<file path="flow/design.v">
module alu_top (
    input             clk,
    input      [7:0]  a,
    input      [7:0]  b,
    input      [3:0]  sel,
    output reg [15:0] out
);
    reg  [7:0]  a_q, b_q;
    reg  [3:0]  sel_q;
    wire [15:0] alu_out;
    always @(posedge clk) begin
        a_q   <= a;
        b_q   <= b;
        sel_q <= sel;
        out   <= alu_out;
    end
    alu u_alu (.a(a_q), .b(b_q), .sel(sel_q), .out(alu_out));
endmodule

`timescale 1ns / 1ps
module alu(
    input [7:0] a,b,
    input [3:0] sel,
    output reg [15:0] out
    );
    always@(*)
        begin
            case(sel)
                4'b0000 : out=a+b;
                4'b0001 : out=a+1;
                4'b0010 : out=a-b;
                4'b0011 : out=a*b;
                4'b0100 : out=(b==0) ? 16'd0 : a/b;
                4'b0101 : out=(b==0) ? 16'd0 : a%b;
                4'b0110 : out=a&b;
                4'b0111 : out=a|b;
                4'b1000 : out=~(a&b);
                4'b1001 : out=~(a|b);
                4'b1010 : out=a^b;
                default: out=0;
            endcase        
        end    
endmodule
</file>
<file path="flow/run.sh">
#!/bin/bash
# the make line also repeats each setting of config.mk as NAME=value (left out here)
make -C /OpenROAD-flow-scripts/flow DESIGN_CONFIG=/design/flow/config.mk WORK_HOME=/design/flow/orfs CLKGATE_MAP_FILE= finish
</file>
<file path="flow/config.mk">
export PLATFORM = sky130hd
export DESIGN_NAME = alu_top
export DESIGN_NICKNAME = alu_top
export VERILOG_FILES = /design/flow/design.v
export SDC_FILE = /design/flow/constraint.sdc
export NUM_CORES = 4
export LEC_CHECK = 0
export CAP_MARGIN = 20
export CORE_MARGIN = 2
export CORE_UTILIZATION = 72
export PLACE_DENSITY_LB_ADDON = 0.28
export SETUP_SLACK_MARGIN = -2.0
export SLEW_MARGIN = 20
export TNS_END_PERCENT = 5
</file>
<file path="flow/constraint.sdc">
create_clock -name core_clock -period 24.8 [get_ports {clk}]
set_input_delay 4.9600 -clock core_clock [delete_from_list [all_inputs] [get_ports {clk}]]
set_output_delay 4.9600 -clock core_clock [all_outputs]
set_load 0.01 [all_outputs]
</file>
==> results of run 1 <==
==> per-stage QoR <==
stage | cells | cell area [um2] | hold slack [ps]
2_1_floorplan | 1391 | 10900 | 555
3_3_place_gp | 1878 | 13600 | 702
3_5_place_dp | 1878 | 13600 | 693
==> flow_summary.yaml, run 1 <==
# generated from flow reports
synth:
  synth-main-ff-cell: "dfxtp_1"
  syn_inst: 1384
  yosys.area.top_type: "ha_1"
  edf_count: 0
  netlist_area_um2: 10500
  synth_top_area_share_pct: 20.2
  xor_share_pct: 5.57
  synthTopCellsByArea: "ha_1, fa_1, dfxtp_1"
  synthAdderAreaFrac_pct: 27.6
  synthArstFlopShare_pct: 0
  simple_gate_share_pct: 23.2
  yosys.area_share.aoi_pct: 26.9
  synth_cell_types: 100
  ys_sh_mux_pct: 4.53
  ys_area_um2: 10500
  syn_avg_cell_area_um2: 7.61
  yosys_warnings: 2
  common_cells: "ha_1, nor2_1, nand2_1"
  ys_top_logic_family: "adder cells"
  top_cell: "ha_1"
  ys.flops: 36
  yosys_cells: 1384
  yosysSeqAreaShare_pct: 6.84
run_status:
  tool.error: "[ERROR DPL-0033] detailed placement checks failed during check placement."
  status: "did not finish"
  haltStage: "4_1_cts"
floorplanning:
  fp.dieW_um: 125
  fp_util_pct: 73.0
  io_pins: 37
  chipHeight_um: 125
  core_area_um2: 14400
  num_rows: 44
  chip_area_um2: 15600
placed_design:
  io_buffers: 36
  gp_congestion: 1.00
  post-place-ws_ps: -3420
  hpwl_um: 36800
==> run 2, diff against run 1 <==
- CTS_CLUSTER_DIAMETER: unset -> 197
- CTS_CLUSTER_SIZE: unset -> 32
- SETUP_SLACK_MARGIN: -2.0 -> 4.08
- TNS_END_PERCENT: 5 -> unset
- clock period: 24.8 -> 29.6 ns (I/O delays scaled with it)
==> run 2 against run 1 <==
  * The run fails in 5_1_grt
  * Die area stayed put
  * Synthesized area is the same
  * Synthesized cell count stayed put
==> flow_summary.yaml, run 2 <==
# generated from flow reports
run_status:
  status: "did not finish"
  haltStage: "5_1_grt"
  tool.error: "[ERROR GRT-0116] Global routing finished with congestion. Check the congestion regions in the DRC Viewer."
synth:
  ys_area_um2: 10500
  top_cell: "ha_1"
  syn_avg_cell_area_um2: 7.61
  yosys_warnings: 2
  yosysSeqAreaShare_pct: 6.84
  ys_top_logic_family: "adder cells"
  synthAdderAreaFrac_pct: 27.6
  synth-main-ff-cell: "dfxtp_1"
  ys_sh_mux_pct: 4.53
  common_cells: "ha_1, nor2_1, nand2_1"
  xor_share_pct: 5.57
  yosys_cells: 1384
  yosys.area_share.aoi_pct: 26.9
  netlist_area_um2: 10500
  ys.flops: 36
  synthArstFlopShare_pct: 0
  synth_top_area_share_pct: 20.2
  synthTopCellsByArea: "ha_1, fa_1, dfxtp_1"
  syn_inst: 1384
  edf_count: 0
  yosys.area.top_type: "ha_1"
  simple_gate_share_pct: 23.2
  synth_cell_types: 100
floorplanning:
  core_area_um2: 14400
  fp.dieW_um: 125
  chipHeight_um: 125
  num_rows: 44
  chip_area_um2: 15600
  fp_util_pct: 73.0
  io_pins: 37
clocking:
  htree_levels: 2
  cts_buffer_depth: 2
  cts_hold_buf: 0
  cts_root_buffer: "clkbuf_16"
  cts_buffers: 5
  cts_sinks: 36
placed_design:
  io_buffers: 36
  dp_cells: 1589
  hpwl_um: 26000
  gp_congestion: 0.971
  dpl-instance-area_um2: 11500
global_route:
  grtUsageTotal_pct: 78.3
  overflow: 10
==> run 2: per-stage QoR <==
step	worst slack, ps	utilization (%)	setup TNS [ps]
after floorplan	3070	-	0
after global placement	297	80.0	0
after detailed placement	-985	80.0	-2890
after CTS	3220	94.7	0
==> run 2: what timing repair did <==
action / CTS
buffers inserted: 190
pin swaps: 110
cloned: 2
endpoints found under the setup margin: 16
resized: 99
==> run 2: layer usage <==
layer / track usage (%) / GRT overflow
met1: 76.9 / 0
met2: 95.0 / 4
met3: 65.6 / 0
met4: 77.4 / 6
met5: 29.7 / 0
==> run 3, diff against run 2 <==
- CAP_MARGIN: 20 -> 15
- CELL_PAD_IN_SITES_GLOBAL_PLACEMENT: unset -> 0
- CORE_ASPECT_RATIO: unset -> 0.91
- CTS_CLUSTER_DIAMETER: 197 -> unset
- CTS_CLUSTER_SIZE: 32 -> 91
- PLACE_DENSITY_LB_ADDON: 0.28 -> 0.1
- SETUP_SLACK_MARGIN: 4.08 -> -2.0
- TNS_END_PERCENT: unset -> 5
- clock period: 29.6 -> 23.6 ns (I/O delays scaled with it)
==> run 3 against run 2 <==
  * The flow stops in 4_1_cts
  * Die area hardly changed
  * Synthesized cell count stayed put
  * Synthesized area stayed put
==> flow_summary.yaml, run 3 <==
# generated from flow reports
synth:
  synth-main-ff-cell: "dfxtp_1"
  synthArstFlopShare_pct: 0
  yosysSeqAreaShare_pct: 6.84
  ys_sh_mux_pct: 4.53
  yosys.area_share.aoi_pct: 26.9
  ys_area_um2: 10500
  yosys.area.top_type: "ha_1"
  simple_gate_share_pct: 23.2
  netlist_area_um2: 10500
  yosys_warnings: 2
  synth_cell_types: 100
  ys.flops: 36
  top_cell: "ha_1"
  syn_avg_cell_area_um2: 7.61
  synthTopCellsByArea: "ha_1, fa_1, dfxtp_1"
  synthAdderAreaFrac_pct: 27.6
  common_cells: "ha_1, nor2_1, nand2_1"
  syn_inst: 1384
  xor_share_pct: 5.57
  ys_top_logic_family: "adder cells"
  synth_top_area_share_pct: 20.2
  edf_count: 0
  yosys_cells: 1384
floorplanning:
  chip_area_um2: 15600
  core_area_um2: 14400
  io_pins: 37
  num_rows: 42
  fp.dieW_um: 131
  fp_util_pct: 73.1
  chipHeight_um: 119
run_status:
  tool.error: "[ERROR DPL-0038] Utilization greater than 100%, impossible to legalize"
  status: "did not finish"
  haltStage: "4_1_cts"
placed_design:
  gp_congestion: 1.06
  io_buffers: 36
  hpwl_um: 41600
  post-place-ws_ps: -4390
==> run 3: per-stage QoR <==
| stage | hold slack, ps | cells | area (um2) | TNS [ps] |
|---|---|---|---|---|
| 2_1_floorplan | 555 | 1391 | 10900 | -48200 |
| 3_3_place_gp | 702 | 1954 | 14100 | -26910 |
| 3_5_place_dp | 715 | 1954 | 14100 | -67030 |
==> run 4, diff against run 3 <==
- CAP_MARGIN: 15 -> 0
- CELL_PAD_IN_SITES_DETAIL_PLACEMENT: unset -> 0
- CELL_PAD_IN_SITES_GLOBAL_PLACEMENT: 0 -> 2
- CORE_ASPECT_RATIO: 0.91 -> 1.14
- CORE_MARGIN: 2 -> 3
- CORE_UTILIZATION: 72 -> 47
- CTS_CLUSTER_SIZE: 91 -> 86
- GPL_ROUTABILITY_DRIVEN: unset -> 0
- GPL_TIMING_DRIVEN: unset -> 0
- MAX_ROUTING_LAYER: unset -> met4
- MIN_ROUTING_LAYER: unset -> met2
- PLACE_DENSITY_LB_ADDON: 0.1 -> 0.15
- SETUP_SLACK_MARGIN: -2.0 -> 5.0
- TNS_END_PERCENT: 5 -> unset
- clock period: 23.6 -> 49.6 ns (I/O delays scaled with it)
==> run 4 against run 3 <==
  * The run now finishes clean
  * Die area increased by 55%
  * Synthesized cell count unchanged
  * Synthesized area unchanged
==> flow_summary.yaml, run 4 <==
# yosys + openroad results
global_route:
  antenna_found_initial: 1
  grt_pass1_vias: 15422
  grtUsageTotal_pct: 43.5
  grt_max_degree: 26
  overflow: 0
  grt_pass1_wl_um: 55000
synth:
  common_cells: "ha_1, nor2_1, nand2_1"
  synthTopCellsByArea: "ha_1, fa_1, dfxtp_1"
  synthArstFlopShare_pct: 0
  simple_gate_share_pct: 23.2
  ys_sh_mux_pct: 4.53
  yosysSeqAreaShare_pct: 6.84
  top_cell: "ha_1"
  yosys_warnings: 2
  synthAdderAreaFrac_pct: 27.6
  ys_area_um2: 10500
  synth-main-ff-cell: "dfxtp_1"
  edf_count: 0
  synth_cell_types: 100
  yosys.area.top_type: "ha_1"
  ys.flops: 36
  yosys_cells: 1384
  xor_share_pct: 5.57
  ys_top_logic_family: "adder cells"
  netlist_area_um2: 10500
  syn_avg_cell_area_um2: 7.61
  yosys.area_share.aoi_pct: 26.9
  syn_inst: 1384
  synth_top_area_share_pct: 20.2
setup_path:
  cpMostUsedCell: "o21a_1"
  cp_data_required_time_ps: 49720
  arrival_ps: 38830
  critPathBufInv: 9
  cp_num_cells: 143
  r2r_end: "out[6]"
  path_max_fanout: 20
  cpPeakStageDelay_ps: 770
  r2r_slack_ps: 10880
  crit_family: "AND-OR/OR-AND gates"
  crit_end: "out[6]"
  reg2reg_depth: 143
  startpoint: "b_q[0]"
  cp-end-kind: "register"
  worst_path_max_delay_cell: "nor4_4"
  startpoint_type: "register"
  r2r-start: "b_q[0]"
  setup.worst_path.class: "reg -> reg"
run_status:
  status: "finished clean"
clocking:
  path_clk_slew_ps: 80
  cts_hold_buf: 0
  cts_buffers: 5
  cts_sinks: 36
  clk_latency_ps: 300
  cts_root_buffer: "clkbuf_16"
  cts_tree: "built"
  post_cts.repair.setup_buffers: 0
  cts_buffer_depth: 2
  htree_levels: 2
  post_cts_resized: 0
min_path:
  hp-class: "reg -> reg"
  min_from: "a_q[0]"
  holdPathEnd: "out[0]"
  min_path_cells: 2
timing:
  worst_pin_slew_ps: 1190
  post-route-period-util_pct: 78.1
  setup_viol_count_final: 0
  rsz0062_at_grt: "no"
  relSlewSlack_pct: 20.2
  fin_skew_ps: 17.5
  drv_slew: 0
  max_freq_mhz: 25.8
  final.min_clock_period_ps: 38720
  fin_ws_ps: 10880
  finalHoldViolCount: 0
  finalSetupTns_ps: 0
placed_design:
  io_buffers: 36
  post-place-ws_ps: 12400
  hpwl_um: 26100
layout:
  area_delta_synth_final_pct: 8.56
  nets: 1664
floorplanning:
  fp.dieW_um: 146
  io_pins: 37
  chip_area_um2: 24200
  num_rows: 57
  fp_util_pct: 48.6
  chipHeight_um: 166
  core_area_um2: 21700
drt:
  wl_per_cell_um: 19.8
  drt_iter0_drc: 2777
  routed_wl_um: 34200
  detail_route.vias_per_cell: 8.50
  antenna_left: 0
  drtPass1Iterations: 20
  drc_errors: 0
  dr_total_vias: 14707
run:
  warning_count: 45
  cap_violations: 0
==> run 4: through the flow <==
step	cells	utilization [%]	hold slack (ps)	cell area (um2)
2_1_floorplan	1391	-	555	10600
3_3_place_gp	1722	52.1	766	11300
3_5_place_dp	1722	52.1	762	11300
4_1_cts	1730	52.7	782	11400
5_1_grt	1731	52.7	834	11400
6_report	1731	52.7	830	11400
==> run 4: layout make-up <==
type	instances	area, um2
timing repair buffer	36	360
fill	2232	10200
buffer	40	190
clock buffer	5	125
inverter	98	368
multi-input combinational	1217	9280
clock inverter	3	18.8
antenna	1	2.50
tap	295	369
sequential	36	721
==> run 4: metal layers <==
layer / vias to the layer above / track usage (%) / wire length, um
li1: 5136 / - / -
met1: 5218 / - / 0
met2: 3888 / 51.0 / 16300
met3: 465 / 56.6 / 13800
met4: 0 / 8.76 / 4160
met5: - / - / 0
==> run 5, diff against run 4 <==
- ABC_AREA: unset -> 1
- CELL_PAD_IN_SITES_DETAIL_PLACEMENT: 0 -> 2
- CORE_ASPECT_RATIO: 1.14 -> 0.86
- CORE_MARGIN: 3 -> 2
- CORE_UTILIZATION: 47 -> 70
- CTS_CLUSTER_DIAMETER: unset -> 335
- CTS_CLUSTER_SIZE: 86 -> unset
- GPL_TIMING_DRIVEN: 0 -> 1
- HOLD_SLACK_MARGIN: unset -> 0.28
- MAX_ROUTING_LAYER: met4 -> unset
- MIN_ROUTING_LAYER: met2 -> unset
- PLACE_DENSITY_LB_ADDON: 0.15 -> 0.1
- SETUP_SLACK_MARGIN: 5.0 -> unset
- SLEW_MARGIN: 20 -> 40
- TNS_END_PERCENT: unset -> 60
- clock period: 49.6 -> 19.3 ns (I/O delays scaled with it)
==> run 5 against run 4 <==
  * The flow now stops in 3_1_place_gp_skip_io
  * Synthesized area is 0.19% lower
  * Synthesized cell count is 16% higher
  * Die area is 34% lower
==> flow_summary.yaml, run 5 <==
# generated from flow reports
synth:
  ys_area_um2: 10500
  yosys.area.top_type: "ha_1"
  common_cells: "nand2_1, inv_1, ha_1"
  yosys.area_share.aoi_pct: 15.0
  simple_gate_share_pct: 32.4
  syn_avg_cell_area_um2: 6.54
  ys.flops: 36
  edf_count: 0
  yosys_cells: 1607
  synth_top_area_share_pct: 20.2
  yosysSeqAreaShare_pct: 6.86
  yosys_warnings: 2
  synth_cell_types: 62
  netlist_area_um2: 10500
  syn_inst: 1607
  synthAdderAreaFrac_pct: 27.7
  top_cell: "nand2_1"
  synthArstFlopShare_pct: 0
  synthTopCellsByArea: "ha_1, nand2_1, inv_1"
  synth-main-ff-cell: "dfxtp_1"
  ys_top_logic_family: "simple AND/OR/NAND/NOR gates"
  xor_share_pct: 5.50
  ys_sh_mux_pct: 0
floorplanning:
  fp.dieW_um: 136
  chipHeight_um: 118
  chip_area_um2: 16000
  num_rows: 41
  core_area_um2: 14700
  fp_util_pct: 71.7
run_status:
  haltStage: "3_1_place_gp_skip_io"
  status: "did not finish"
  tool.error: "[ERROR FLW-0024] Place density exceeds 1.0 (current PLACE_DENSITY_LB_ADDON =  0.1). Please check if the value of  PLACE_DENSITY_LB_ADDON is between 0 and 0.99."
==> run 6, diff against run 5 <==
- ABC_AREA: 1 -> 0
- CAP_MARGIN: 0 -> 20
- CELL_PAD_IN_SITES_DETAIL_PLACEMENT: 2 -> unset
- CELL_PAD_IN_SITES_GLOBAL_PLACEMENT: 2 -> 0
- CORE_ASPECT_RATIO: 0.86 -> 0.97
- CORE_MARGIN: 2 -> 4
- CORE_UTILIZATION: 70 -> 65
- CTS_CLUSTER_DIAMETER: 335 -> 202
- CTS_CLUSTER_SIZE: unset -> 59
- HOLD_SLACK_MARGIN: 0.28 -> unset
- MAX_ROUTING_LAYER: unset -> met4
- MIN_ROUTING_LAYER: unset -> met2
- PLACE_DENSITY_LB_ADDON: 0.1 -> 0.16
- SLEW_MARGIN: 40 -> 0
- TNS_END_PERCENT: 60 -> 75
- clock period: 19.3 -> 17.9 ns (I/O delays scaled with it)
==> run 6 against run 5 <==
  * The run fails in 4_1_cts
  * Die area up 14%
  * Synthesized area up 0.19%
  * Synthesized cell count down 14%
==> flow_summary.yaml, run 6 <==
# generated from flow reports
placed_design:
  io_buffers: 36
  hpwl_um: 37600
  post-place-ws_ps: -9730
  dpl-instance-area_um2: 14500
synth:
  ys_sh_mux_pct: 4.53
  yosys.area_share.aoi_pct: 26.9
  simple_gate_share_pct: 23.2
  yosys_cells: 1384
  common_cells: "ha_1, nor2_1, nand2_1"
  xor_share_pct: 5.57
  synthTopCellsByArea: "ha_1, fa_1, dfxtp_1"
  synthAdderAreaFrac_pct: 27.6
  ys.flops: 36
  ys_area_um2: 10500
  netlist_area_um2: 10500
  yosys.area.top_type: "ha_1"
  ys_top_logic_family: "adder cells"
  synth_cell_types: 100
  yosysSeqAreaShare_pct: 6.84
  yosys_warnings: 2
  synthArstFlopShare_pct: 0
  synth_top_area_share_pct: 20.2
  syn_avg_cell_area_um2: 7.61
  edf_count: 0
  synth-main-ff-cell: "dfxtp_1"
  syn_inst: 1384
  top_cell: "ha_1"
floorplanning:
  chip_area_um2: 18300
  io_pins: 37
  core_area_um2: 15800
  fp.dieW_um: 137
  num_rows: 45
  fp_util_pct: 66.8
  chipHeight_um: 133
run_status:
  tool.error: "[ERROR DPL-0038] Utilization greater than 100%, impossible to legalize"
  haltStage: "4_1_cts"
  status: "did not finish"
## run 6: metrics by stage
stage          setup TNS (ps)  instances  utilization [%]
2_1_floorplan         -136510       1391                -
3_3_place_gp          -114910       2004             91.8
3_5_place_dp          -150620       2004             91.8
==> run 7, diff against run 6 <==
- ABC_AREA: 0 -> unset
- CELL_PAD_IN_SITES_GLOBAL_PLACEMENT: 0 -> unset
- CORE_ASPECT_RATIO: 0.97 -> unset
- CORE_MARGIN: 4 -> 2
- CORE_UTILIZATION: 65 -> 70
- CTS_CLUSTER_DIAMETER: 202 -> 246
- CTS_CLUSTER_SIZE: 59 -> 89
- GPL_ROUTABILITY_DRIVEN: 0 -> unset
- GPL_TIMING_DRIVEN: 1 -> unset
- HOLD_SLACK_MARGIN: unset -> -0.08
- MAX_ROUTING_LAYER: met4 -> unset
- MIN_ROUTING_LAYER: met2 -> unset
- PLACE_DENSITY_LB_ADDON: 0.16 -> 0.26
- SLEW_MARGIN: 0 -> 20
- TNS_END_PERCENT: 75 -> 5
- clock period: 17.9 -> 26.2 ns (I/O delays scaled with it)
==> run 7 against run 6 <==
  * The run fails in 5_1_grt
  * Die area shrank 12%
  * Synthesized cell count is the same
  * Synthesized area is the same
==> flow_summary.yaml, run 7 <==
# generated from flow reports
run_status:
  status: "did not finish"
  haltStage: "5_1_grt"
  tool.error: "[ERROR GRT-0232] Routing congestion too high. Check the congestion heatmap in the GUI."
synth:
  synth_cell_types: 100
  yosys_cells: 1384
  ys_area_um2: 10500
  common_cells: "ha_1, nor2_1, nand2_1"
  ys_top_logic_family: "adder cells"
  xor_share_pct: 5.57
  ys_sh_mux_pct: 4.53
  synth-main-ff-cell: "dfxtp_1"
  syn_inst: 1384
  synth_top_area_share_pct: 20.2
  yosysSeqAreaShare_pct: 6.84
  edf_count: 0
  synthArstFlopShare_pct: 0
  simple_gate_share_pct: 23.2
  ys.flops: 36
  synthTopCellsByArea: "ha_1, fa_1, dfxtp_1"
  synthAdderAreaFrac_pct: 27.6
  yosys_warnings: 2
  netlist_area_um2: 10500
  syn_avg_cell_area_um2: 7.61
  yosys.area_share.aoi_pct: 26.9
  yosys.area.top_type: "ha_1"
  top_cell: "ha_1"
floorplanning:
  num_rows: 44
  io_pins: 37
  fp.dieW_um: 127
  chip_area_um2: 16000
  core_area_um2: 14600
  fp_util_pct: 71.9
  chipHeight_um: 127
clocking:
  cts_sinks: 36
  htree_levels: 2
  cts_buffer_depth: 2
  cts_buffers: 5
  cts_root_buffer: "clkbuf_16"
placed_design:
  dpl-instance-area_um2: 12000
  gp_congestion: 0.997
  io_buffers: 36
  hpwl_um: 26300
global_route:
  grtUsageTotal_pct: 87.0
  overflow: 325
-- run 7: routing by layer --
metal | overflow | GRT usage (%)
met5 | 2 | 32.8
met4 | 124 | 96.4
met3 | 8 | 73.8
met2 | 189 | 102
met1 | 2 | 83.7
-- run 7: what timing repair did --
item                                   in CTS
endpoints found under the hold margin       0
hold buffers                                0
gates cloned                                1
pin swaps                                  63
buffers inserted                           59
gates resized                              62
setup endpoints to repair                  16
-- run 7: per-stage QoR --
stage / hold WS (ps) / setup WS, ps / cells
floorplan: 555 / -508 / 1391
global placement: 699 / -673 / 1663
detailed placement: 697 / -1650 / 1663
CTS: 720 / 6.85 / 1730
==> run 8, diff against run 7 <==
- ABC_AREA: unset -> 1
- CAP_MARGIN: 20 -> 40
- CTS_CLUSTER_DIAMETER: 246 -> unset
- CTS_CLUSTER_SIZE: 89 -> unset
- HOLD_SLACK_MARGIN: -0.08 -> unset
- PLACE_DENSITY: unset -> 0.51
- PLACE_DENSITY_LB_ADDON: 0.26 -> unset
- TNS_END_PERCENT: 5 -> unset
- clock period: 26.2 -> 44.9 ns (I/O delays scaled with it)
==> run 8 against run 7 <==
  * The run now finishes clean
  * Synthesized cell count rose by 16%
  * Die area down 0.19%
  * Synthesized area is 0.19% lower
==> flow_summary.yaml, run 8 <==
# yosys + openroad results
run_status:
  status: "finished clean"
drt:
  antenna_left: 0
  dr_total_vias: 10289
  drt_iter0_drc: 671
  drc_errors: 0
  detail_route.vias_per_cell: 5.66
  num_antenna_cells: 0
  drtPass1Iterations: 5
  wl_per_cell_um: 14.9
  routed_wl_um: 27200
setup_path:
  r2r_end: "out[11]"
  cp-end-kind: "register"
  cp_data_required_time_ps: 45110
  r2r-start: "b_q[2]"
  crit_end: "out[11]"
  critPathBufInv: 25
  crit_family: "simple AND/OR/NAND/NOR gates"
  startpoint_type: "register"
  cpMostUsedCell: "nand2_1"
  reg2reg_depth: 186
  worst_path_max_delay_cell: "inv_2"
  setup.worst_path.class: "reg -> reg"
  r2r_slack_ps: 16140
  cp_num_cells: 186
  arrival_ps: 28970
  cpPeakStageDelay_ps: 470
  startpoint: "b_q[2]"
  path_max_fanout: 20
synth:
  ys_area_um2: 10500
  synthAdderAreaFrac_pct: 27.7
  syn_avg_cell_area_um2: 6.54
  ys_sh_mux_pct: 0
  yosysSeqAreaShare_pct: 6.86
  syn_inst: 1607
  synth-main-ff-cell: "dfxtp_1"
  common_cells: "nand2_1, inv_1, ha_1"
  simple_gate_share_pct: 32.4
  synth_cell_types: 62
  synth_top_area_share_pct: 20.2
  edf_count: 0
  synthTopCellsByArea: "ha_1, nand2_1, inv_1"
  synthArstFlopShare_pct: 0
  yosys_warnings: 2
  yosys.area_share.aoi_pct: 15.0
  xor_share_pct: 5.50
  top_cell: "nand2_1"
  ys.flops: 36
  yosys_cells: 1607
  ys_top_logic_family: "simple AND/OR/NAND/NOR gates"
  yosys.area.top_type: "ha_1"
  netlist_area_um2: 10500
floorplanning:
  chip_area_um2: 16000
  fp.dieW_um: 127
  io_pins: 37
  num_rows: 44
  chipHeight_um: 127
  fp_util_pct: 72.1
  core_area_um2: 14600
clocking:
  post_cts_resized: 0
  cts_sinks: 36
  path_clk_slew_ps: 60
  post_cts.repair.setup_buffers: 0
  cts_buffers: 5
  clk_latency_ps: 300
  cts_buffer_depth: 2
  htree_levels: 2
  cts_hold_buf: 0
  cts_root_buffer: "clkbuf_16"
  cts_tree: "built"
layout:
  final_core_util_pct: 76.5
  nets: 1864
  area_delta_synth_final_pct: 6.15
timing:
  finalHoldViolCount: 0
  finalSetupTns_ps: 0
  fin_skew_ps: 22.0
  drv_slew: 0
  post-route-period-util_pct: 64.1
  max_freq_mhz: 34.8
  worst_pin_slew_ps: 774
  relSlewSlack_pct: 48.1
  setup_viol_count_final: 0
  rsz0062_at_grt: "no"
  final.min_clock_period_ps: 28760
run:
  cap_violations: 0
  warning_count: 47
global_route:
  grt_pass1_wl_um: 45400
  grt_pass1_vias: 9585
  overflow: 0
  grtUsageMet2_pct: 56.3
  grtUsageTotal_pct: 34.5
  grt_max_degree: 22
  antenna_found_initial: 0
  grt_util_met1_pct: 46.5
  busiest_layer: "met2"
  grtUsageMet3_pct: 6.50
placed_design:
  hpwl_um: 22100
  gp_congestion: 1.01
  io_buffers: 36
min_path:
  min_path_cells: 4
  hp-class: "reg -> reg"
  min_from: "sel_q[2]"
  holdPathEnd: "out[0]"
[run 8: layout make-up]
cell class	count	area (um2)
multi-input combinational	1248	8510
fill	1238	3430
inverter	298	1120
sequential	36	721
timing repair buffer	45	428
tap	184	230
clock buffer	7	153
[run 8: metrics by stage]
step                cell area, um2  hold WS [ps]  worst slack, ps  cells
finish                       11200           749            16140   1818
global route                 11200           777            13240   1818
CTS                          11200           730            16560   1818
detailed placement           11000           703            16630   1811
global placement             11000           698            17610   1811
floorplan                    10500           633            20000   1614
[run 8: routing by layer]
layer  part of all wire, %  wire length (um)  vias up
met5                     0                 0        -
met4                   2.7               742        0
met3                   8.2              2220       49
met2                    43             11800      379
met1                    46             12400     4620
li1                      -                 -     5241
==> run 9, diff against run 8 <==
- ABC_AREA: 1 -> unset
- CAP_MARGIN: 40 -> 20
- CORE_UTILIZATION: 70 -> 47
- CTS_CLUSTER_SIZE: unset -> 100
- GPL_ROUTABILITY_DRIVEN: unset -> 0
- MAX_ROUTING_LAYER: unset -> met5
- PLACE_DENSITY: 0.51 -> unset
- PLACE_DENSITY_LB_ADDON: unset -> 0.16
- TNS_END_PERCENT: unset -> 35
- clock period: 44.9 -> 29.6 ns (I/O delays scaled with it)
==> run 9 against run 8 <==
  * Still clean
  * Wire length is 24% higher
  * Maximum frequency is 3.2% higher
  * Clock skew is 16 ps lower
  * Synthesized area is 0.19% higher
  * Critical path type unchanged
  * Highest routed layer unchanged
==> flow_summary.yaml, run 9 <==
# yosys + openroad results
run_status:
  status: "finished clean"
floorplanning:
  core_area_um2: 21900
  io_pins: 37
  fp.dieW_um: 154
  fp_util_pct: 48.1
  chip_area_um2: 23600
  num_rows: 54
  chipHeight_um: 154
drt:
  detail_route.vias_per_cell: 6.11
  wl_per_cell_um: 18.9
  top_layer: "met4"
  num_antenna_cells: 0
  wl_met2_um: 15400
  dr_total_vias: 10858
  met3_length_um: 1750
  drtPass1Iterations: 6
  routed_wl_um: 33700
  drc_errors: 0
  antenna_left: 0
  drt-met1-wl_um: 15800
  drt_iter0_drc: 818
placed_design:
  dpl-instance-area_um2: 11600
  io_buffers: 36
  hpwl_um: 25800
  dp_cells: 1736
synth:
  yosysSeqAreaShare_pct: 6.84
  synthTopCellsByArea: "ha_1, fa_1, dfxtp_1"
  ys_sh_mux_pct: 4.53
  netlist_area_um2: 10500
  simple_gate_share_pct: 23.2
  synth_top_area_share_pct: 20.2
  synthArstFlopShare_pct: 0
  yosys.area.top_type: "ha_1"
  synth-main-ff-cell: "dfxtp_1"
  common_cells: "ha_1, nor2_1, nand2_1"
  yosys_cells: 1384
  edf_count: 0
  yosys.area_share.aoi_pct: 26.9
  synthAdderAreaFrac_pct: 27.6
  yosys_warnings: 2
  syn_avg_cell_area_um2: 7.61
  xor_share_pct: 5.57
  syn_inst: 1384
  top_cell: "ha_1"
  ys_area_um2: 10500
  synth_cell_types: 100
  ys_top_logic_family: "adder cells"
  ys.flops: 36
setup_path:
  r2r_end: "out[2]"
  cpMostUsedCell: "o21a_1"
  critPathBufInv: 6
  r2r-start: "b_q[7]"
  cpPeakStageDelay_ps: 550
  crit_end: "out[2]"
  worst_path_max_delay_cell: "or4_4"
  cp_num_cells: 141
  arrival_ps: 28040
  cp_data_required_time_ps: 29780
  startpoint: "b_q[7]"
  r2r_slack_ps: 1730
  setup.worst_path.class: "reg -> reg"
  crit_family: "AND-OR/OR-AND gates"
  reg2reg_depth: 141
  path_max_fanout: 12
  startpoint_type: "register"
  cp-end-kind: "register"
clocking:
  path_clk_slew_ps: 60
  cts_buffer_depth: 2
  cts_hold_buf: 0
  cts_sinks: 36
  htree_levels: 2
  clk_latency_ps: 300
  cts_root_buffer: "clkbuf_16"
  cts_buffers: 5
  cts_tree: "built"
min_path:
  hp-class: "reg -> reg"
  holdPathEnd: "out[0]"
  min_from: "a_q[0]"
  min_path_cells: 3
global_route:
  grt_pass1_wl_um: 52800
  grt_pass1_vias: 10159
  grtUsageTotal_pct: 27.5
  overflow: 0
  grt_max_degree: 29
  antenna_found_initial: 0
timing:
  post-route-period-util_pct: 94.1
  drv_slew: 0
  finalSetupTns_ps: 0
  fin_hold_ws_ps: 741
  worst_pin_slew_ps: 1040
  fin_skew_ps: 5.81
  final.min_clock_period_ps: 27870
  max_freq_mhz: 35.9
  setup_viol_count_final: 0
  relSlewSlack_pct: 30.6
  finalHoldViolCount: 0
layout:
  stdcell_area_um2: 12300
  nets: 1726
  area_delta_synth_final_pct: 17.0
  instances_no_fill: 1777
run:
  warning_count: 45
  cap_violations: 0
run 9: stage by stage:
| stage | utilization [%] | setup WS, ps |
|---|---|---|
| after floorplan | - | 105 |
| after global placement | 53.0 | 207 |
| after detailed placement | 53.0 | -441 |
| after CTS | 53.9 | 92.6 |
| after global routing | 56.3 | -212 |
| final | 56.3 | 1730 |
run 9: routing by layer:
metal / track usage, % / vias to the layer above
li1: - / 5321
met5: 0 / -
met4: 6.77 / 0
met1: 38.8 / 5189
met3: 2.34 / 49
met2: 45.4 / 299
run 9: layout make-up:
cell class | instances | area [um2]
Tap cell | 280 | 350
Timing Repair Buffer | 137 | 1120
Multi-Input combinational cell | 1218 | 9590
Sequential cell | 36 | 722
Inverter | 98 | 369
Clock inverter | 3 | 42.5
Fill cell | 2143 | 9570
Clock buffer | 5 | 125
run 9: repair_timing:
action,in CTS,in global routing
endpoints found under the setup margin,16,16
cloned,0,2
hold endpoints to repair,0,0
buffers inserted,1,30
pin swaps,0,26
gates resized,7,75
==> run 10, diff against run 9 <==
- ABC_AREA: unset -> 1
- CORE_UTILIZATION: 47 -> 65
- CTS_CLUSTER_DIAMETER: unset -> 346
- CTS_CLUSTER_SIZE: 100 -> 99
- GPL_ROUTABILITY_DRIVEN: 0 -> unset
- MAX_ROUTING_LAYER: met5 -> unset
- PLACE_DENSITY: unset -> 0.38
- PLACE_DENSITY_LB_ADDON: 0.16 -> unset
- TNS_END_PERCENT: 35 -> unset
- clock period: 29.6 -> 17.0 ns (I/O delays scaled with it)
==> run 10 against run 9 <==
  * The run now fails in 4_1_cts
  * Synthesized area fell by 0.19%
  * Synthesized cell count grew 16%
  * Die area down 27%
==> flow_summary.yaml, run 10 <==
# generated from flow reports
run_status:
  status: "did not finish"
  haltStage: "4_1_cts"
  tool.error: "[ERROR DPL-0038] Utilization greater than 100%, impossible to legalize"
synth:
  synth_cell_types: 62
  yosys_cells: 1607
  simple_gate_share_pct: 32.4
  syn_inst: 1607
  ys_sh_mux_pct: 0
  ys.flops: 36
  synth_top_area_share_pct: 20.2
  common_cells: "nand2_1, inv_1, ha_1"
  netlist_area_um2: 10500
  yosysSeqAreaShare_pct: 6.86
  edf_count: 0
  xor_share_pct: 5.50
  ys_area_um2: 10500
  synthAdderAreaFrac_pct: 27.7
  synthTopCellsByArea: "ha_1, nand2_1, inv_1"
  yosys.area.top_type: "ha_1"
  syn_avg_cell_area_um2: 6.54
  yosys_warnings: 2
  ys_top_logic_family: "simple AND/OR/NAND/NOR gates"
  top_cell: "nand2_1"
  synthArstFlopShare_pct: 0
  yosys.area_share.aoi_pct: 15.0
  synth-main-ff-cell: "dfxtp_1"
placed_design:
  post-place-ws_ps: -6310
  gp_congestion: 1.04
  hpwl_um: 29900
  io_buffers: 36
floorplanning:
  core_area_um2: 15800
  fp.dieW_um: 131
  io_pins: 37
  fp_util_pct: 66.4
  chip_area_um2: 17200
  chipHeight_um: 131
  num_rows: 46
[run 10: stage by stage]
step / cell area (um2) / utilization (%) / hold slack (ps) / instances / TNS [ps]
2_1_floorplan: 11000 / - / 633 / 1614 / -93770
3_3_place_gp: 14200 / 89.7 / 688 / 2218 / -73970
3_5_place_dp: 14200 / 89.7 / 747 / 2218 / -98410
==> run 11, diff against run 10 <==
- ABC_AREA: 1 -> unset
- CORE_UTILIZATION: 65 -> 67
- CTS_CLUSTER_DIAMETER: 346 -> 392
- CTS_CLUSTER_SIZE: 99 -> unset
- PLACE_DENSITY: 0.38 -> unset
- TNS_END_PERCENT: unset -> 10
- clock period: 17.0 -> 32.0 ns (I/O delays scaled with it)
==> run 11 against run 10 <==
  * Now clean on timing, DRC and antenna
  * Synthesized area increased by 0.19%
  * Synthesized cell count fell by 14%
  * Die area fell by 2.7%
==> flow_summary.yaml, run 11 <==
# yosys + openroad results
min_path:
  min_path_cells: 3
  hp-class: "reg -> reg"
  holdPathEnd: "out[0]"
  min_from: "sel_q[0]"
synth:
  synthTopCellsByArea: "ha_1, fa_1, dfxtp_1"
  syn_inst: 1384
  synth-main-ff-cell: "dfxtp_1"
  simple_gate_share_pct: 23.2
  synth_cell_types: 100
  common_cells: "ha_1, nor2_1, nand2_1"
  xor_share_pct: 5.57
  synth_top_area_share_pct: 20.2
  yosys.area_share.aoi_pct: 26.9
  edf_count: 0
  top_cell: "ha_1"
  ys_top_logic_family: "adder cells"
  yosys.area.top_type: "ha_1"
  ys_sh_mux_pct: 4.53
  syn_avg_cell_area_um2: 7.61
  yosys_cells: 1384
  yosysSeqAreaShare_pct: 6.84
  netlist_area_um2: 10500
  synthAdderAreaFrac_pct: 27.6
  yosys_warnings: 2
  synthArstFlopShare_pct: 0
  ys_area_um2: 10500
  ys.flops: 36
timing:
  post-route-period-util_pct: 95.1
  final.min_clock_period_ps: 30440
  worst_pin_slew_ps: 1000
  finalHoldViolCount: 0
  drv_slew: 0
  max_freq_mhz: 32.8
  setup_viol_count_final: 0
  relSlewSlack_pct: 32.2
  fin_skew_ps: 8.68
  fin_ws_ps: 1560
clocking:
  cts_buffer_depth: 2
  cts_tree: "built"
  cts_root_buffer: "clkbuf_16"
  htree_levels: 2
  path_clk_slew_ps: 60
  clk_latency_ps: 300
  cts_sinks: 36
  cts_buffers: 5
setup_path:
  critPathBufInv: 8
  startpoint: "b_q[6]"
  r2r_slack_ps: 1560
  crit_end: "out[4]"
  cpMostUsedCell: "o21a_1"
  startpoint_type: "register"
  cpPeakStageDelay_ps: 640
  setup.worst_path.class: "reg -> reg"
  cp_num_cells: 140
  cp-end-kind: "register"
  reg2reg_depth: 140
  arrival_ps: 30580
  worst_path_max_delay_cell: "or4_4"
  r2r-start: "b_q[6]"
  r2r_end: "out[4]"
  crit_family: "AND-OR/OR-AND gates"
  path_max_fanout: 20
  cp_data_required_time_ps: 32140
drt:
  num_antenna_cells: 0
  antenna_left: 0
  drt_iter0_drc: 983
  dr_total_vias: 10987
  wl_per_cell_um: 19.9
  drtPass1Iterations: 5
  drc_errors: 0
  detail_route.vias_per_cell: 6.70
  routed_wl_um: 32700
layout:
  final_core_util_pct: 75.9
  fillerInstances: 1236
  area_delta_synth_final_pct: 10.0
  nets: 1659
  instances_no_fill: 1641
placed_design:
  post-place-ws_ps: -286
  io_buffers: 36
  dp_cells: 1628
  hpwl_um: 25400
  gp_congestion: 0.964
run:
  warning_count: 47
  cap_violations: 0
floorplanning:
  chipHeight_um: 129
  io_pins: 37
  fp.dieW_um: 129
  num_rows: 45
  chip_area_um2: 16700
  core_area_um2: 15300
  fp_util_pct: 69.0
global_route:
  grt_max_degree: 29
  antenna_found_initial: 0
  grt_pass1_wl_um: 51500
  grt_pass1_vias: 10218
  grtUsageTotal_pct: 38.9
  overflow: 0
run_status:
  status: "finished clean"
-- run 11: layout make-up --
class / instances / area [um2] / share of cell area, %
multi-input cells: 1217 / 9440 / 81.5
clock buffers: 5 / 125 / 1.08
clock inverters: 3 / 42.5 / 0.367
repair buffers: 71 / 627 / 5.41
well taps: 211 / 264 / 2.28
inverters: 98 / 368 / 3.17
flip-flops and latches: 36 / 721 / 6.22
-- run 11: layer usage --
metal / up-vias / GRT usage [%] / routed length, um
met2: 526 / 63.2 / 14600
met1: 5166 / 51.5 / 13600
met3: 105 / 6.36 / 3110
met5: - / 0 / 0
met4: 0 / 15.9 / 1380
li1: 5190 / - / -
-- run 11: what timing repair did --
action                                  in CTS  in global routing
gates resized                                4                 40
hold buffers                                 0                  0
endpoints found under the setup margin       6                 16
setup buffers                                0                  5
pin swaps                                    0                  6
-- run 11: through the flow --
step | area, um2 | setup TNS (ps) | hold slack [ps]
after floorplan | 10600 | 0 | 555
after global placement | 11200 | 0 | 749
after detailed placement | 11200 | -286 | 749
after CTS | 11400 | 0 | 755
after global routing | 11600 | -147 | 772
final | 11600 | 0 | 758
==> run 12, diff against run 11 <==
- ABC_AREA: unset -> 1
- CORE_UTILIZATION: 67 -> 70
- CTS_CLUSTER_DIAMETER: 392 -> 186
- CTS_CLUSTER_SIZE: unset -> 93
- PLACE_DENSITY: unset -> 0.44
- TNS_END_PERCENT: 10 -> 5
- clock period: 32.0 -> 21.9 ns (I/O delays scaled with it)
==> run 12 against run 11 <==
  * The flow now stops in 4_1_cts
  * Die area decreased by 4.3%
  * Synthesized cell count grew 16%
  * Synthesized area decreased by 0.19%
==> flow_summary.yaml, run 12 <==
# generated from flow reports
run_status:
  tool.error: "[ERROR DPL-0033] detailed placement checks failed during check placement."
  haltStage: "4_1_cts"
  status: "did not finish"
synth:
  ys.flops: 36
  synthTopCellsByArea: "ha_1, nand2_1, inv_1"
  ys_top_logic_family: "simple AND/OR/NAND/NOR gates"
  yosys.area_share.aoi_pct: 15.0
  yosys_warnings: 2
  yosys_cells: 1607
  yosysSeqAreaShare_pct: 6.86
  synth_top_area_share_pct: 20.2
  top_cell: "nand2_1"
  synth-main-ff-cell: "dfxtp_1"
  synthAdderAreaFrac_pct: 27.7
  common_cells: "nand2_1, inv_1, ha_1"
  syn_avg_cell_area_um2: 6.54
  ys_sh_mux_pct: 0
  synth_cell_types: 62
  simple_gate_share_pct: 32.4
  syn_inst: 1607
  ys_area_um2: 10500
  synthArstFlopShare_pct: 0
  xor_share_pct: 5.50
  yosys.area.top_type: "ha_1"
  netlist_area_um2: 10500
  edf_count: 0
placed_design:
  gp_congestion: 1.04
  io_buffers: 36
  post-place-ws_ps: -1680
  hpwl_um: 28500
floorplanning:
  core_area_um2: 14600
  fp_util_pct: 72.1
  chipHeight_um: 127
  num_rows: 44
  chip_area_um2: 16000
  fp.dieW_um: 127
  io_pins: 37
==> run 12: per-stage QoR <==
step	utilization, %	cells	instance area [um2]	TNS, ps
2_1_floorplan	-	1614	10800	-22360
3_3_place_gp	91.8	2104	13400	-1510
3_5_place_dp	91.8	2104	13400	-25320
==> run 13, diff against run 12 <==
- ABC_AREA: 1 -> unset
- CAP_MARGIN: 20 -> 15
- CELL_PAD_IN_SITES_GLOBAL_PLACEMENT: unset -> 0
- CORE_ASPECT_RATIO: unset -> 0.79
- CORE_UTILIZATION: 70 -> 65
- CTS_CLUSTER_DIAMETER: 186 -> 26
- CTS_CLUSTER_SIZE: 93 -> 72
- PLACE_DENSITY: 0.44 -> unset
- SETUP_SLACK_MARGIN: unset -> 2.94
- SLEW_MARGIN: 20 -> 40
- TNS_END_PERCENT: 5 -> 60
- clock period: 21.9 -> 14.6 ns (I/O delays scaled with it)
==> run 13 against run 12 <==
  * The flow again stops in 4_1_cts
  * Synthesized cell count fell by 14%
  * Die area rose by 7.7%
  * Synthesized area rose by 0.19%
==> flow_summary.yaml, run 13 <==
# generated from flow reports
synth:
  synth-main-ff-cell: "dfxtp_1"
  synthArstFlopShare_pct: 0
  simple_gate_share_pct: 23.2
  ys_sh_mux_pct: 4.53
  ys_top_logic_family: "adder cells"
  synth_top_area_share_pct: 20.2
  syn_inst: 1384
  ys.flops: 36
  yosys.area.top_type: "ha_1"
  yosys_warnings: 2
  edf_count: 0
  yosysSeqAreaShare_pct: 6.84
  synth_cell_types: 100
  synthAdderAreaFrac_pct: 27.6
  yosys.area_share.aoi_pct: 26.9
  common_cells: "ha_1, nor2_1, nand2_1"
  xor_share_pct: 5.57
  ys_area_um2: 10500
  netlist_area_um2: 10500
  syn_avg_cell_area_um2: 7.61
  yosys_cells: 1384
  synthTopCellsByArea: "ha_1, fa_1, dfxtp_1"
  top_cell: "ha_1"
floorplanning:
  chipHeight_um: 117
  num_rows: 41
  chip_area_um2: 17200
  core_area_um2: 15900
  fp.dieW_um: 147
  io_pins: 37
  fp_util_pct: 66.2
run_status:
  status: "did not finish"
  tool.error: "[ERROR DPL-0038] Utilization greater than 100%, impossible to legalize"
  haltStage: "4_1_cts"
placed_design:
  hpwl_um: 36500
  io_buffers: 36
  gp_congestion: 0.979
  dp_cells: 2026
run 13: metrics by stage:
| step | cell area (um2) | worst slack (ps) | hold WS, ps | util, % |
|---|---|---|---|---|
| after floorplan | 11000 | -11930 | 548 | - |
| after global placement | 14600 | -11110 | 693 | 92.1 |
| after detailed placement | 14600 | -12860 | 720 | 92.1 |
==> run 14, diff against run 13 <==
- ABC_AREA: unset -> 1
- CELL_PAD_IN_SITES_GLOBAL_PLACEMENT: 0 -> 3
- CORE_ASPECT_RATIO: 0.79 -> 1.16
- CORE_UTILIZATION: 65 -> 26
- CTS_CLUSTER_DIAMETER: 26 -> unset
- CTS_CLUSTER_SIZE: 72 -> unset
- GPL_TIMING_DRIVEN: unset -> 0
- PLACE_DENSITY_LB_ADDON: unset -> 0.1
- clock period: 14.6 -> 19.3 ns (I/O delays scaled with it)
==> run 14 against run 13 <==
  * Now fails the layout checks on setup timing
  * Synthesized area down 0.19%
  * Die area up 140%
  * Synthesized cell count up 16%
==> flow_summary.yaml, run 14 <==
# yosys + openroad results
timing:
  fin_skew_ps: 15.0
  relSlewSlack_pct: 43.4
  final.min_clock_period_ps: 23340
  fin_ws_ps: -4040
  drv_slew: 0
  rsz0062_at_grt: "yes"
  post-route-period-util_pct: 121
  worst_pin_slew_ps: 844
  fin_hold_ws_ps: 760
  finalHoldViolCount: 0
  max_freq_mhz: 42.8
  setup_viol_count_final: 16
synth:
  netlist_area_um2: 10500
  simple_gate_share_pct: 32.4
  top_cell: "nand2_1"
  syn_avg_cell_area_um2: 6.54
  syn_inst: 1607
  ys.flops: 36
  xor_share_pct: 5.50
  edf_count: 0
  yosysSeqAreaShare_pct: 6.86
  ys_top_logic_family: "simple AND/OR/NAND/NOR gates"
  yosys_warnings: 2
  yosys_cells: 1607
  ys_area_um2: 10500
  synthAdderAreaFrac_pct: 27.7
  synth_top_area_share_pct: 20.2
  ys_sh_mux_pct: 0
  common_cells: "nand2_1, inv_1, ha_1"
  synthTopCellsByArea: "ha_1, nand2_1, inv_1"
  yosys.area.top_type: "ha_1"
  synth-main-ff-cell: "dfxtp_1"
  yosys.area_share.aoi_pct: 15.0
  synthArstFlopShare_pct: 0
  synth_cell_types: 62
layout:
  fillerInstances: 4283
  nets: 2266
  comb_area_um2: 9960
  area_delta_synth_final_pct: 57.0
  regArea_um2: 764
  final_core_util_pct: 41.2
run_status:
  so_faults: "setup timing"
  status: "complete, but fails checks"
global_route:
  grt_pass1_wl_um: 65600
  grt_pass1_vias: 11911
  grt_max_degree: 19
  grtUsageTotal_pct: 20.2
  overflow: 0
  antenna_found_initial: 0
placed_design:
  hpwl_um: 29700
  gp_congestion: 0.801
  io_buffers: 36
setup_path:
  cp-end-kind: "register"
  crit_end: "out[8]"
  r2r-start: "b_q[6]"
  r2r_end: "out[8]"
  reg2reg_depth: 194
  arrival_ps: 23490
  cp_data_required_time_ps: 19440
  setup.worst_path.class: "reg -> reg"
  r2r_slack_ps: -4040
  startpoint: "b_q[6]"
  cp_num_cells: 194
  crit_family: "buffers and inverters"
  cpPeakStageDelay_ps: 370
  path_max_fanout: 8
  cpMostUsedCell: "buf_4"
  critPathBufInv: 90
  startpoint_type: "register"
  worst_path_max_delay_cell: "dfxtp_4"
floorplanning:
  chip_area_um2: 42100
  io_pins: 37
  fp.dieW_um: 191
  chipHeight_um: 221
  core_area_um2: 40000
  num_rows: 79
  fp_util_pct: 26.3
min_path:
  holdPathEnd: "out[0]"
  min_from: "sel_q[2]"
  hp-class: "reg -> reg"
  min_path_cells: 4
drt:
  detail_route.vias_per_cell: 4.55
  dr_total_vias: 11663
  drtPass1Iterations: 4
  antenna_left: 0
  drc_errors: 0
  wl_per_cell_um: 16.5
  num_antenna_cells: 0
  drt_iter0_drc: 431
  routed_wl_um: 42200
clocking:
  htree_levels: 2
  cts_buffers: 5
  cts_sinks: 36
  clk_latency_ps: 300
  cts_buffer_depth: 2
  cts_root_buffer: "clkbuf_16"
  path_clk_slew_ps: 70
  cts_tree: "built"
run:
  cap_violations: 0
  warning_count: 48
==> run 14: timing repair <==
item                       CTS  global route
hold buffers                 0             0
resized                    246           120
gates cloned                 6             1
setup buffers              305            67
setup endpoints to repair   16            16
pin swaps                  156           153
==> run 14: cell type report <==
| type | count | area share, % |
|---|---|---|
| Multi-Input combinational cell | 1248 | 60.3 |
| Timing Repair Buffer | 414 | 20.0 |
| Inverter | 298 | 7.41 |
| Sequential cell | 36 | 4.63 |
| Tap cell | 526 | 3.99 |
| Buffer | 32 | 2.68 |
| Clock buffer | 5 | 0.758 |
| Clock inverter | 3 | 0.114 |
| Timing Repair inverter | 1 | 0.0531 |
==> run 14: metal layers <==
metal	share of wire (%)	track usage, %
met5	0	0
met1	46	25.7
met2	51	38.4
met3	1.2	0.587
met4	1.5	3.41
==> run 14: through the flow <==
| step | instance area, um2 | TNS [ps] | setup slack (ps) | std cells |
|---|---|---|---|---|
| 3_3_place_gp | 12000 | -131980 | -8470 | 2176 |
| 6_report | 16500 | -62910 | -4040 | 2563 |
| 5_1_grt | 16500 | -86280 | -5490 | 2563 |
| 2_1_floorplan | 11000 | -56830 | -3740 | 1614 |
| 4_1_cts | 15500 | -67300 | -4360 | 2495 |
| 3_5_place_dp | 12000 | -133620 | -8600 | 2176 |
==> run 15, diff against run 14 <==
- CAP_MARGIN: 15 -> 20
- CELL_PAD_IN_SITES_GLOBAL_PLACEMENT: 3 -> unset
- CORE_ASPECT_RATIO: 1.16 -> unset
- CORE_UTILIZATION: 26 -> 65
- GPL_TIMING_DRIVEN: 0 -> unset
- PLACE_DENSITY: unset -> 0.38
- PLACE_DENSITY_LB_ADDON: 0.1 -> unset
- SETUP_SLACK_MARGIN: 2.94 -> unset
- SLEW_MARGIN: 40 -> 20
- TNS_END_PERCENT: 60 -> unset
- clock period: 19.3 -> 25.5 ns (I/O delays scaled with it)
==> run 15 against run 14 <==
  * Now clean on timing, DRC and antenna
  * Synthesized area unchanged
  * Register-to-register slack better by 5200 ps
  * Maximum frequency down 4.2%
  * Sequential cell count unchanged
  * Setup slack better by 5200 ps
  * First-iteration DRC count up 93%
==> flow_summary.yaml, run 15 <==
# yosys + openroad results
setup_path:
  cp_data_required_time_ps: 25730
  setup.worst_path.class: "reg -> reg"
  crit_family: "simple AND/OR/NAND/NOR gates"
  cp-end-kind: "register"
  arrival_ps: 24600
  startpoint: "b_q[5]"
  crit_end: "out[11]"
  reg2reg_depth: 183
  path_max_fanout: 13
  cpMostUsedCell: "nand2_1"
  r2r-start: "b_q[5]"
  worst_path_max_delay_cell: "ha_1"
  r2r_slack_ps: 1120
  critPathBufInv: 22
  cp_num_cells: 183
  r2r_end: "out[11]"
  cpPeakStageDelay_ps: 340
  startpoint_type: "register"
layout:
  nets: 1955
  stdcell_area_um2: 12400
  area_delta_synth_final_pct: 18.0
drt:
  drt_iter0_drc: 832
  drt-met1-wl_um: 13000
  met3_length_um: 2480
  antenna_left: 0
  routed_wl_um: 30800
  num_antenna_cells: 0
  wl_per_cell_um: 15.9
  detail_route.vias_per_cell: 5.67
  top_layer: "met4"
  wl_met2_um: 14300
  drc_errors: 0
  dr_total_vias: 11007
  drtPass1Iterations: 7
timing:
  fin_skew_ps: 20.0
  fin_ws_ps: 1120
  setup_viol_count_final: 0
  max_freq_mhz: 41.0
  drv_slew: 0
  finalSetupTns_ps: 0
  final.min_clock_period_ps: 24380
  post-route-period-util_pct: 95.6
  finalHoldViolCount: 0
  fin_hold_ws_ps: 718
  relSlewSlack_pct: 43.7
  worst_pin_slew_ps: 844
synth:
  ys_sh_mux_pct: 0
  syn_inst: 1607
  edf_count: 0
  synth_cell_types: 62
  common_cells: "nand2_1, inv_1, ha_1"
  netlist_area_um2: 10500
  top_cell: "nand2_1"
  yosys_warnings: 2
  ys_top_logic_family: "simple AND/OR/NAND/NOR gates"
  synthTopCellsByArea: "ha_1, nand2_1, inv_1"
  synthAdderAreaFrac_pct: 27.7
  ys.flops: 36
  xor_share_pct: 5.50
  yosysSeqAreaShare_pct: 6.86
  synthArstFlopShare_pct: 0
  synth_top_area_share_pct: 20.2
  yosys.area.top_type: "ha_1"
  simple_gate_share_pct: 32.4
  syn_avg_cell_area_um2: 6.54
  yosys_cells: 1607
  ys_area_um2: 10500
  yosys.area_share.aoi_pct: 15.0
  synth-main-ff-cell: "dfxtp_1"
clocking:
  cts_buffers: 5
  htree_levels: 2
  cts_root_buffer: "clkbuf_16"
  clk_latency_ps: 310
  cts_tree: "built"
  cts_buffer_depth: 2
  path_clk_slew_ps: 70
  cts_sinks: 36
global_route:
  grt_max_degree: 22
  antenna_found_initial: 0
  grt_pass1_vias: 9824
  grt_pass1_wl_um: 47800
  overflow: 0
  grtUsageTotal_pct: 33.7
placed_design:
  post-place-ws_ps: -670
  gp_congestion: 1.02
  hpwl_um: 23100
  dpl-instance-area_um2: 11200
  io_buffers: 36
floorplanning:
  chipHeight_um: 131
  num_rows: 46
  io_pins: 37
  fp.dieW_um: 131
  chip_area_um2: 17200
  fp_util_pct: 66.4
  core_area_um2: 15800
run_status:
  status: "finished clean"
min_path:
  hp-class: "reg -> reg"
  min_path_cells: 4
  holdPathEnd: "out[0]"
  min_from: "sel_q[2]"
run:
  warning_count: 47
  cap_violations: 0
run 15: through the flow:
step                      instances  utilization (%)
after floorplan                1614                -
after CTS                      1878             72.4
after global routing           1942             78.4
after detailed placement       1868             71.0
final                          1942             78.4
after global placement         1868             71.0
run 15: layer usage:
metal / vias to the layer above / global-route usage, %
met5: - / 0
met4: 0 / 10.6
met3: 84 / 3.94
met2: 411 / 55.1
met1: 5082 / 46.4
li1: 5430 / -
run 15: repair_timing:
item,CTS,global route
setup buffers,2,62
pin swaps,2,67
gates cloned,0,2
gates resized,15,113
endpoints found under the setup margin,16,16
hold buffers,0,0
run 15: final cells by class:
cell class / count / area [um2]
timing repair buffer: 134 / 1100
clock buffer: 6 / 129
fill: 1221 / 3420
tap: 216 / 270
multi-input combinational: 1250 / 9010
inverter: 298 / 1150
sequential: 36 / 722
clock inverter: 2 / 35.0
==> run 16, diff against run 15 <==
- CELL_PAD_IN_SITES_GLOBAL_PLACEMENT: unset -> 2
- CORE_MARGIN: 2 -> 4
- CTS_CLUSTER_SIZE: unset -> 69
- GPL_ROUTABILITY_DRIVEN: unset -> 0
- MAX_ROUTING_LAYER: unset -> met4
- MIN_ROUTING_LAYER: unset -> met2
- PLACE_DENSITY: 0.38 -> 0.51
- TNS_END_PERCENT: unset -> 25
- clock period: 25.5 -> 52.9 ns (I/O delays scaled with it)
==> run 16 against run 15 <==
  * The flow now stops in 3_1_place_gp_skip_io
  * Synthesized area did not move
  * Die area up 6.2%
  * Synthesized cell count unchanged
==> flow_summary.yaml, run 16 <==
# generated from flow reports
run_status:
  status: "did not finish"
  haltStage: "3_1_place_gp_skip_io"
  tool.error: "[ERROR GPL-0301] Utilization 130.387 % exceeds 100%."
synth:
  yosysSeqAreaShare_pct: 6.86
  synthArstFlopShare_pct: 0
  yosys_cells: 1607
  synth-main-ff-cell: "dfxtp_1"
  edf_count: 0
  simple_gate_share_pct: 32.4
  synth_top_area_share_pct: 20.2
  synth_cell_types: 62
  ys_area_um2: 10500
  xor_share_pct: 5.50
  common_cells: "nand2_1, inv_1, ha_1"
  yosys_warnings: 2
  netlist_area_um2: 10500
  synthAdderAreaFrac_pct: 27.7
  yosys.area.top_type: "ha_1"
  synthTopCellsByArea: "ha_1, nand2_1, inv_1"
  ys.flops: 36
  yosys.area_share.aoi_pct: 15.0
  ys_top_logic_family: "simple AND/OR/NAND/NOR gates"
  ys_sh_mux_pct: 0
  top_cell: "nand2_1"
  syn_inst: 1607
  syn_avg_cell_area_um2: 6.54
floorplanning:
  chip_area_um2: 18300
  fp.dieW_um: 135
  core_area_um2: 15900
  chipHeight_um: 135
  fp_util_pct: 66.2
  num_rows: 46
==> run 17, diff against run 16 <==
- ABC_AREA: 1 -> unset
- CAP_MARGIN: 20 -> 15
- CELL_PAD_IN_SITES_GLOBAL_PLACEMENT: 2 -> 0
- CORE_ASPECT_RATIO: unset -> 0.79
- CORE_MARGIN: 4 -> 2
- CORE_UTILIZATION: 65 -> 71
- CTS_CLUSTER_SIZE: 69 -> unset
- GPL_ROUTABILITY_DRIVEN: 0 -> unset
- MAX_ROUTING_LAYER: met4 -> unset
- MIN_ROUTING_LAYER: met2 -> unset
- PLACE_DENSITY: 0.51 -> unset
- PLACE_DENSITY_LB_ADDON: unset -> 0.0
- SETUP_SLACK_MARGIN: unset -> 2.94
- SLEW_MARGIN: 20 -> 40
- TNS_END_PERCENT: 25 -> 60
- clock period: 52.9 -> 16.0 ns (I/O delays scaled with it)
==> run 17 against run 16 <==
  * The run fails in 3_5_place_dp
  * Die area is 13% lower
  * Synthesized area increased by 0.19%
  * Synthesized cell count down 14%
==> flow_summary.yaml, run 17 <==
# generated from flow reports
run_status:
  haltStage: "3_5_place_dp"
  tool.error: "[ERROR DPL-0038] Utilization greater than 100%, impossible to legalize"
  status: "did not finish"
synth:
  simple_gate_share_pct: 23.2
  yosys_cells: 1384
  netlist_area_um2: 10500
  yosysSeqAreaShare_pct: 6.84
  ys_sh_mux_pct: 4.53
  edf_count: 0
  synth_top_area_share_pct: 20.2
  syn_avg_cell_area_um2: 7.61
  top_cell: "ha_1"
  yosys.area.top_type: "ha_1"
  ys_top_logic_family: "adder cells"
  synth-main-ff-cell: "dfxtp_1"
  synthArstFlopShare_pct: 0
  synthTopCellsByArea: "ha_1, fa_1, dfxtp_1"
  ys_area_um2: 10500
  ys.flops: 36
  yosys.area_share.aoi_pct: 26.9
  syn_inst: 1384
  synth_cell_types: 100
  common_cells: "ha_1, nor2_1, nand2_1"
  synthAdderAreaFrac_pct: 27.6
  yosys_warnings: 2
  xor_share_pct: 5.57
placed_design:
  gp_congestion: 1.04
  io_buffers: 36
floorplanning:
  fp_util_pct: 72.7
  num_rows: 39
  chipHeight_um: 112
  io_pins: 37
  fp.dieW_um: 141
  core_area_um2: 14500
  chip_area_um2: 15800
## run 17: stage by stage
stage / hold slack, ps / setup WS (ps)
2_1_floorplan: 548 / -10530
3_3_place_gp: 690 / -9870
